==> flow/design.v (excerpt) <==
module IIR(clk, rst, Start, load, DIn, RAddr, data_done, WEN, Yn, WAddr, Finish);
export LEC_CHECK = 0
export CAP_MARGIN = 15
export CORE_MARGIN = 2
export CORE_UTILIZATION = 72
export CTS_CLUSTER_DIAMETER = 237
export CTS_CLUSTER_SIZE = 30
export SETUP_SLACK_MARGIN = 1.71
export SLEW_MARGIN = 5
create_clock -name core_clock -period 6.02 [get_ports {clk}]
run.sh (not shown) runs the stock make flow with config.mk's settings and CLKGATE_MAP_FILE=.
The starting point aborted during clock tree synthesis (4_1_cts).
Change:
CORE_UTILIZATION = 70   (was 72)
CTS_CLUSTER_DIAMETER = not set   (was 237)
SLEW_MARGIN = 20   (was 5)
What happened: Now the flow did not get past global routing (5_1_grt) on GRT-0116; synthesized cell count does not change; synthesized area does not change; die area rose by 2.8%.
Change:
CAP_MARGIN = 20   (was 15)
CORE_UTILIZATION = 72   (was 70)
CTS_CLUSTER_SIZE = not set   (was 30)
MAX_ROUTING_LAYER = met4   (was not set)
PLACE_DENSITY = 0.66   (was not set)
SETUP_SLACK_MARGIN = 1.6   (was 1.71)
clock period = 16.0 ns   (was 6.02 ns; I/O delays follow)
After rerunning: Now the flow finished but failed the layout checks on negative setup slack. Synthesized cell count stays the same. Synthesized area does not change. Die area drops by a few percent.
Change:
ABC_AREA = 1   (was not set)
MAX_ROUTING_LAYER = not set   (was met4)
PLACE_DENSITY = not set   (was 0.66)
SETUP_SLACK_MARGIN = not set   (was 1.6)
clock period = 10.9 ns   (was 16.0 ns; I/O delays follow)
What happened:
- The new run died in clock tree synthesis (4_1_cts)
- synthesized cell count increases by 26%
- area after synthesis increases by 5.6%
- die area increases by 5.5%


Starting RTL as in the previous note.
Settings: LEC_CHECK=0, ABC_AREA=1, CAP_MARGIN=20, CORE_MARGIN=2, CORE_UTILIZATION=72, CTS_CLUSTER_DIAMETER=398, CTS_CLUSTER_SIZE=99, PLACE_DENSITY=0.38, SETUP_SLACK_MARGIN=2.1, SLEW_MARGIN=20; clock period 8.78 ns.
The baseline stopped in clock tree synthesis (4_1_cts) (DPL-0033).
Next try:
Settings changed: ABC_AREA 1 to default, CORE_UTILIZATION 72 to 40, CTS_CLUSTER_DIAMETER 398 to default, CTS_CLUSTER_SIZE 99 to default, PLACE_DENSITY 0.38 to default, SETUP_SLACK_MARGIN 2.1 to default.
Clock period 8.78 ns to 16.0 ns, I/O delays scaled along.
Now the flow completed without violations.
Area after synthesis is lower by 5.3%.
Die area climbs by 69%.
Synthesized cell count falls by 20%.
Next try:
Settings changed: ABC_AREA from default to 1, CELL_PAD_IN_SITES_GLOBAL_PLACEMENT from default to 3, CORE_ASPECT_RATIO from default to 1.23, TNS_END_PERCENT from default to 15.
Result: The changed run finished clean; via count grows by roughly a tenth; worst setup slack gains 0.43 ns; routed wire length rose by about a fifth; sequential share of layout area fell by 0.11 points; clock-buffer cell count does not change; utilization came out lower by 2.0 points; global-route usage grows by 2.8 points; worst hold slack degrades by 0.040 ns; first-iteration DRC count fell by roughly a tenth; synthesized cell count rises by a quarter to a third.
Next try:
Settings changed: CORE_ASPECT_RATIO 1.23 to 0.95, GPL_ROUTABILITY_DRIVEN from default to 1, MIN_ROUTING_LAYER from default to met2, PLACE_DENSITY_LB_ADDON from default to 0.2, SETUP_SLACK_MARGIN from default to 0.92, SLEW_MARGIN 20 to 30, TNS_END_PERCENT 15 to 70.
Effect: Sequential cell count does not change; critical path depth does not change; clock skew falls by 0.024 ns.


indigo:
IIR again, from the RTL that the note above started with.
Design IIR, start of the top module:
module IIR(clk, rst, Start, load, DIn, RAddr, data_done, WEN, Yn, WAddr, Finish);
clock: 6.02 ns
lec_check: 0
cap_margin: 15
core_margin: 2
core_utilization: 72
cts_cluster_size: 30
place_density_lb_addon: 0.01
setup_slack_margin: 1.71
slew_margin: 5
The log for indigo ends in clock tree synthesis with error DPL-0038, so the run never completed.
diff inputs: indigo => amber
Settings: SLEW_MARGIN now 20, was 5; SETUP_SLACK_MARGIN now 1.6, was 1.71; ABC_AREA now 1, previously not set; CAP_MARGIN now 20, was 15; CTS_CLUSTER_SIZE now 49, was 30; the clock period (ns, I/O delays scaled along) now 15.3, was 6.02.
[summary]
- Every stage of the flow completed for amber, and the final layout passed the timing, DRC and antenna checks.
- Share of the synthesized netlist area taken by xor and xnor gates in amber vs indigo: down 2.0 points
- amber against indigo: final HPWL from detailed placement shows a reduction of 46000 um; vertical die dimension shows an increase of 2.7%.
- Summary: with indigo as the reference, final weighted congestion in routability-driven placement in amber moved down by a few percent.
- STATUS synthesized area: amber loses against indigo
- Total nets after synthesis, indigo and amber: higher on amber
- Die: amber bigger than indigo
- On amber: area share of and/or/nand/nor cells after synthesis is 7.4 points higher than what indigo gave.
- Synthesized netlist cell count ends up lower on indigo.
For delta, these inputs were changed with respect to amber:
Settings: putting CTS_CLUSTER_DIAMETER at 381 where nothing was set; clearing SETUP_SLACK_MARGIN, which used to be 1.6; swapping 49 for 79 in CTS_CLUSTER_SIZE; swapping 15.3 for 12.3 in the clock period (ns, I/O delays scaled along).
[summary]
No final results exist for delta, since it was stopped by error GRT-0232 during global routing. Taking amber as the reference, in delta summed standard-cell area reported by yosys level, post-synthesis share of cell area spent on xor and xnor gates barely changed. [delta vs amber] instance count after placement with tap cells included: higher in delta. As far as synthesized cell count goes, amber and delta are indistinguishable; the numbers are identical. Reported for delta and amber, maximum count of clock buffers along a single path turned out identical to the last digit. Top-level port count across delta and amber: no real change. Re number of H-tree levels: no difference whatsoever between amber and delta. Re register bit count reported by yosys: no difference whatsoever between amber and delta. Looking at number of setup buffers added after CTS, delta sits 33 below amber. NOTE half-perimeter wire length after placement amber->delta increased by more than a quarter. Comparing delta with amber, the number of enable-type register cells in the synthesized netlist came out essentially unchanged.
Inputs modified between delta and yarrow:
Settings: PLACE_DENSITY_LB_ADDON no longer set, was 0.01; SETUP_SLACK_MARGIN now 3.25, previously not set; TNS_END_PERCENT now 5, previously not set; CTS_CLUSTER_SIZE no longer set, was 79; CTS_CLUSTER_DIAMETER no longer set, was 381; PLACE_DENSITY now 0.38, previously not set; the clock period (ns, I/O delays scaled along) now 10.9, was 12.3.
[summary]
yarrow: it failed during clock tree synthesis, and the tool reported DPL-0038.
Status(delta) = ERROR, stage = global routing
Diff delta..yarrow | total nets after synthesis | unchanged
Between yarrow and delta, the synthesized cell count does not differ in any meaningful way.
yarrow vs delta: placed wire-length estimate up in yarrow
Compared with delta, yarrow shows placer congestion estimate that has gone up by a few percent.


IIR again, from the RTL that the note above started with.
clock: 8.78 ns
lec_check: 0
abc_area: 1
cap_margin: 20
core_margin: 2
core_utilization: 72
cts_cluster_diameter: 399
cts_cluster_size: 99
place_density: 0.38
setup_slack_margin: 2.1
slew_margin: 20
tns_end_percent: 10
The baseline failed in clock tree synthesis (4_1_cts), error DPL-0033.
Next try:
ABC_AREA = unset   (was 1)
CORE_UTILIZATION = 71   (was 72)
CTS_CLUSTER_DIAMETER = unset   (was 399)
CTS_CLUSTER_SIZE = 34   (was 99)
PLACE_DENSITY = unset   (was 0.38)
SETUP_SLACK_MARGIN = unset   (was 2.1)
TNS_END_PERCENT = unset   (was 10)
clock period = 14.2 ns   (was 8.78 ns; I/O delays follow)
After rerunning: Now the flow finished but fails on negative setup slack; synthesized area went down by a few percent; synthesized cell count went down by about a fifth; die area drops by a few percent.


IIR again, from the RTL that the note above started with.
Settings: LEC_CHECK=0, ABC_AREA=1, CAP_MARGIN=5, CORE_MARGIN=2, CORE_UTILIZATION=40, CTS_CLUSTER_DIAMETER=268, GPL_TIMING_DRIVEN=0, HOLD_SLACK_MARGIN=0.23, MAX_ROUTING_LAYER=met4, MIN_ROUTING_LAYER=met2, PLACE_DENSITY_LB_ADDON=0.03, SETUP_SLACK_MARGIN=-1.12, SLEW_MARGIN=20, TNS_END_PERCENT=5; clock period 16.0 ns.
The first run ran to the end with violations: negative setup slack.
Then changed:
- CAP_MARGIN: 5 -> 20
- CELL_PAD_IN_SITES_GLOBAL_PLACEMENT: default -> 3
- CORE_ASPECT_RATIO: default -> 1.96
- CTS_CLUSTER_DIAMETER: 268 -> default
- GPL_ROUTABILITY_DRIVEN: default -> 0
- GPL_TIMING_DRIVEN: 0 -> default
- HOLD_SLACK_MARGIN: 0.23 -> default
- MAX_ROUTING_LAYER: met4 -> default
- MIN_ROUTING_LAYER: met2 -> default
- PLACE_DENSITY_LB_ADDON: 0.03 -> 0.2
- SETUP_SLACK_MARGIN: -1.12 -> default
- TNS_END_PERCENT: 5 -> 15
Effect: With this change the flow finished clean; routed wire length climbs by a few percent; via count drops by a quarter to a third; clock-buffer cell count climbs by 1; setup slack gains 0.87 ns; final cell count climbs slightly.
Then changed:
- CELL_PAD_IN_SITES_GLOBAL_PLACEMENT: 3 -> 1
- CORE_ASPECT_RATIO: 1.96 -> 0.95
- CORE_UTILIZATION: 40 -> 68
- GPL_TIMING_DRIVEN: default -> 0
- MIN_ROUTING_LAYER: default -> met2
- SETUP_SLACK_MARGIN: default -> 0.92
- SLEW_MARGIN: 20 -> 30
- TNS_END_PERCENT: 15 -> 25
=>
- With this change the flow ended with an error in global placement without I/O
- die area shrinks by well over a third
- area after synthesis stays the same
- synthesized cell count is unchanged
Then changed:
- ABC_AREA: 1 -> default
- CELL_PAD_IN_SITES_GLOBAL_PLACEMENT: 1 -> default
- CORE_ASPECT_RATIO: 0.95 -> default
- CORE_UTILIZATION: 68 -> 40
- GPL_ROUTABILITY_DRIVEN: 0 -> default
- GPL_TIMING_DRIVEN: 0 -> default
- MIN_ROUTING_LAYER: met2 -> default
- PLACE_DENSITY_LB_ADDON: 0.2 -> default
- SETUP_SLACK_MARGIN: 0.92 -> default
- SLEW_MARGIN: 30 -> 20
- TNS_END_PERCENT: 25 -> default
- clock period: 16.0 -> 15.8 ns (I/O delays scaled with it)
After rerunning:
- With this change the flow went through all stages and came out clean
- synthesized area drops by a few percent
- synthesized cell count went down by about a fifth
- die size increases by well over a third
